==> inputs of trial 61 <==
==> flow/design.v <==
module DCT(input clk,
           input signed[11:0]a0,a1,a2,a3,a4,a5,a6,a7,
           output reg signed[11:0]b0,b1,b2,b3,b4,b5,b6,b7);
  wire [11:0] c1 = 12'b011111011000;
  wire [11:0] c2 = 12'b011101100100;
  wire [11:0] c3 = 12'b011010100110;
  wire [11:0] c4 = 12'b010110101000;
  wire [11:0] c5 = 12'b010001110001;
  wire [11:0] c6 = 12'b001100001111;
  wire [11:0] c7 = 12'b000110001111;
  wire signed [11:0] f07,f0_7,f16,f1_6,f25,f2_5,f34,f3_4;
  wire signed [11:0] f0734,f07_34,f1625,f16_25;
  wire signed [11:0] sum,diff;
  wire signed [11:0] x0,x1,x2,x3,x4,x5,x6,x7;
  wire signed[23:0]m8,m9,m10,m11,m12,m13,m14,m15,m16,m17,m18,m19,m20,m21,m22,m23,m24,m25,m26,m27;
  wire signed [23:0] m0,m1,m2,m3,m4,m5,m6,m7;
  reg [11:0] r0[7:0],r1[7:0],r2[7:0],r3[7:0],r4[7:0],r5[7:0],r6[7:0],r7 [7:0];
  wire [2:0] count = 0;
  add_sub B1(f07,f0_7,a0,a7);
  add_sub B2(f16,f1_6,a1,a6);
  add_sub B3(f25,f2_5,a2,a5);
  add_sub B4(f34,f3_4,a3,a4);
  add_sub B5(f0734,f07_34,f07,f34);
  add_sub B6(f1625,f16_25,f16,f25);
  add_sub B7(sum,diff,f0734,f1625);
  multiplier M1(m0,sum,c4);
  multiplier M2(m4,diff,c4);
  multiplier M3(m8,f07_34,c2);
  multiplier M4(m9,f16_25,c6);
  assign m2 = m8+m9;
  multiplier M5(m10,f07_34,c6);
  multiplier M6(m11,f16_25,c2);
  assign m6 = m10-m11;
  multiplier M7(m12,f0_7,c1);
  multiplier M8(m13,f0_7,c3);
  multiplier M9(m14,f0_7,c5);
  multiplier M10(m15,f0_7,c7);
  multiplier M11(m16,f1_6,c1);
  multiplier M12(m17,f1_6,c3);
  multiplier M13(m18,f1_6,c5);
  multiplier M14(m19,f1_6,c7);
  multiplier M15(m20,f2_5,c1);
  multiplier M16(m21,f2_5,c3);
  multiplier M17(m22,f2_5,c5);
  multiplier M18(m23,f2_5,c7);
  multiplier M19(m24,f3_4,c1);
  multiplier M20(m25,f3_4,c3);
  multiplier M21(m26,f3_4,c5);
  multiplier M22(m27,f3_4,c7);
  assign m1 = m12+m17+m22+m27;
  assign m3 = m13-m19-m20-m26;
  assign m5 = m14-m16+m23+m25;
  assign m7 = m15-m18+m21-m24;
  assign x0 = m0>>12;
  assign x1 = m1>>12;
  assign x2 = m2>>12;
  assign x3 = m3>>12;  
  assign x4 = m4>>12;
  assign x5 = m5>>12;
  assign x6 = m6>>12;
  assign x7 = m7>>12;
  always @(posedge clk)begin
    {b0,b1,b2,b3,b4,b5,b6,b7} <= {x0,x1,x2,x3,x4,x5,x6,x7};
  end
endmodule
module add_sub(
  output reg [11:0] sum,diff,                                           
  input [11:0] x,y                                                      
    );
always @(x or y)
begin
  sum=x+y;
  diff=x-y;
end
endmodule
module multiplier(
  output reg [23:0]out,
  input signed[11:0] x,y
);
  always @(x,y)begin
    out = x*y;
  end
endmodule
module block_mem(input clk,reset,wr,
		 input [11:0] in1,in2,in3,in4,in5,in6,in7,in8,
                 output reg [11:0] out0,out1,out2,out3,out4,out5,out6,out7
		);
  reg [11:0] mem_block[63:0];
reg [2:0] x,y;
  always@(posedge clk)
begin
	if(reset)
	begin
		x=0;
		y=0;
	end
	else if(wr==1)
	begin
      mem_block[(x*8)+0]<= in1;
      mem_block[(x*8)+1]<= in2;
      mem_block[(x*8)+2]<= in3;
      mem_block[(x*8)+3]<= in4;
      mem_block[(x*8)+4]<= in5;
      mem_block[(x*8)+5]<= in6;
      mem_block[(x*8)+6]<= in7;
      mem_block[(x*8)+7]<= in8;
		x<=x+1;
	end
  else if(wr==1'b0)
	begin
		out0 <=mem_block[y];
      out1 <=mem_block[8+y];
      out2 <=mem_block[16+y];
      out3 <=mem_block[24+y];
      out4 <=mem_block[32+y];
      out5 <=mem_block[40+y];
      out6 <=mem_block[48+y];
      out7 <=mem_block[56+y];
		y<= y+1;
	end
end
endmodule
module Full_DCT(input clk,wr_1,wr_2,reset,
           input [11:0]a0,a1,a2,a3,a4,a5,a6,a7,
           output signed[11:0]b0,b1,b2,b3,b4,b5,b6,b7);
  wire [11:0] r0,r1,r2,r3,r4,r5,r6,r7;
  DCT uut(clk,a0,a1,a2,a3,a4,a5,a6,a7,r0,r1,r2,r3,r4,r5,r6,r7);
  reg [11:0] R0,R1,R2,R3,R4,R5,R6,R7;
  wire [11:0] m10,m11,m12,m13,m14,m15,m16,m17;
  wire [11:0] m20,m21,m22,m23,m24,m25,m26,m27;
  reg dwr_1,dwr_2;
  always @(posedge clk)begin
    dwr_1 <= wr_1;
  end
  block_mem M1(clk,reset,dwr_1,
               r0,r1,r2,r3,r4,r5,r6,r7,
		       m10,m11,m12,m13,m14,m15,m16,m17
		      );
  always @(*) begin
    case(dwr_1)
      1'b0 : begin
            R0 = m10;
            R1 = m11;
            R2 = m12;
            R3 = m13;
            R4 = m14;
            R5 = m15;
            R6 = m16;
            R7 = m17;
      end
      default :begin
            R0 = 0;
            R1 = 0;
            R2 = 0;
            R3 = 0;
            R4 = 0;
            R5 = 0;
            R6 = 0;
            R7 = 0;
      end
      endcase
  end
  DCT uut1(clk,R0,R1,R2,R3,R4,R5,R6,R7,b0,b1,b2,b3,b4,b5,b6,b7);
endmodule
==> flow/run.sh <==
#!/bin/bash
# the make line also repeats each setting of config.mk as NAME=value (left out here)
make -C /OpenROAD-flow-scripts/flow DESIGN_CONFIG=/design/flow/config.mk WORK_HOME=/design/flow/orfs CLKGATE_MAP_FILE= finish
==> flow/config.mk <==
export PLATFORM = sky130hd
export DESIGN_NAME = Full_DCT
export DESIGN_NICKNAME = Full_DCT
export VERILOG_FILES = /design/flow/design.v
export SDC_FILE = /design/flow/constraint.sdc
export NUM_CORES = 4
export LEC_CHECK = 0
export CAP_MARGIN = 20
export CORE_MARGIN = 2
export CORE_UTILIZATION = 70
export MAX_ROUTING_LAYER = met4
export SLEW_MARGIN = 20
==> flow/constraint.sdc <==
create_clock -name core_clock -period 12.1 [get_ports {clk}]
set_input_delay 2.4200 -clock core_clock [delete_from_list [all_inputs] [get_ports {clk}]]
set_output_delay 2.4200 -clock core_clock [all_outputs]
set_load 0.01 [all_outputs]
==> build 36: changes against trial 61 <==
==> flow/config.mk (replaced) <==
export PLATFORM = sky130hd
export DESIGN_NAME = Full_DCT
export DESIGN_NICKNAME = Full_DCT
export VERILOG_FILES = /design/flow/design.v
export SDC_FILE = /design/flow/constraint.sdc
export NUM_CORES = 4
export LEC_CHECK = 0
export ABC_AREA = 1
export CAP_MARGIN = 10
export CORE_ASPECT_RATIO = 1.3
export CORE_MARGIN = 5
export CORE_UTILIZATION = 69
export CTS_CLUSTER_DIAMETER = 330
export CTS_CLUSTER_SIZE = 11
export GPL_TIMING_DRIVEN = 0
export MAX_ROUTING_LAYER = met5
export MIN_ROUTING_LAYER = met2
export SLEW_MARGIN = 25
==> flow/constraint.sdc (replaced) <==
create_clock -name core_clock -period 16.5 [get_ports {clk}]
set_input_delay 3.3000 -clock core_clock [delete_from_list [all_inputs] [get_ports {clk}]]
set_output_delay 3.3000 -clock core_clock [all_outputs]
set_load 0.01 [all_outputs]
==> build 3: changes against trial 61 <==
--- a/flow/config.mk
+++ b/flow/config.mk
@@ -6,7 +6,10 @@
 export NUM_CORES = 4
 export LEC_CHECK = 0
 export CAP_MARGIN = 20
+export CORE_ASPECT_RATIO = 0.53
 export CORE_MARGIN = 2
 export CORE_UTILIZATION = 70
-export MAX_ROUTING_LAYER = met4
+export CTS_CLUSTER_SIZE = 37
+export PLACE_DENSITY_LB_ADDON = 0.18
+export SETUP_SLACK_MARGIN = 2.23
 export SLEW_MARGIN = 20
==> flow/constraint.sdc (replaced) <==
create_clock -name core_clock -period 12.3 [get_ports {clk}]
set_input_delay 2.4600 -clock core_clock [delete_from_list [all_inputs] [get_ports {clk}]]
set_output_delay 2.4600 -clock core_clock [all_outputs]
set_load 0.01 [all_outputs]
==> build 33: changes against trial 61 <==
--- a/flow/config.mk
+++ b/flow/config.mk
@@ -7,6 +7,7 @@
 export LEC_CHECK = 0
 export CAP_MARGIN = 20
 export CORE_MARGIN = 2
-export CORE_UTILIZATION = 70
+export CORE_UTILIZATION = 40
+export CTS_CLUSTER_DIAMETER = 270
 export MAX_ROUTING_LAYER = met4
 export SLEW_MARGIN = 20
==> flow/constraint.sdc (replaced) <==
create_clock -name core_clock -period 15.0 [get_ports {clk}]
set_input_delay 3.0000 -clock core_clock [delete_from_list [all_inputs] [get_ports {clk}]]
set_output_delay 3.0000 -clock core_clock [all_outputs]
set_load 0.01 [all_outputs]
==> comparison <==
Of build 33 and build 3, build 3 has the higher via count (gap about 16%, measured against build 3).
Against build 3, the register-to-register slack of build 33 is better by 1.2 ns.
In sequential cell count, build 33 and build 3 do not differ.
Trial 61 failed in 5_1_grt. Build 33 produced a clean layout. Build 3 completed and failed the layout checks on setup timing. Build 36 ended with an error in 5_1_grt, error GRT-0116.
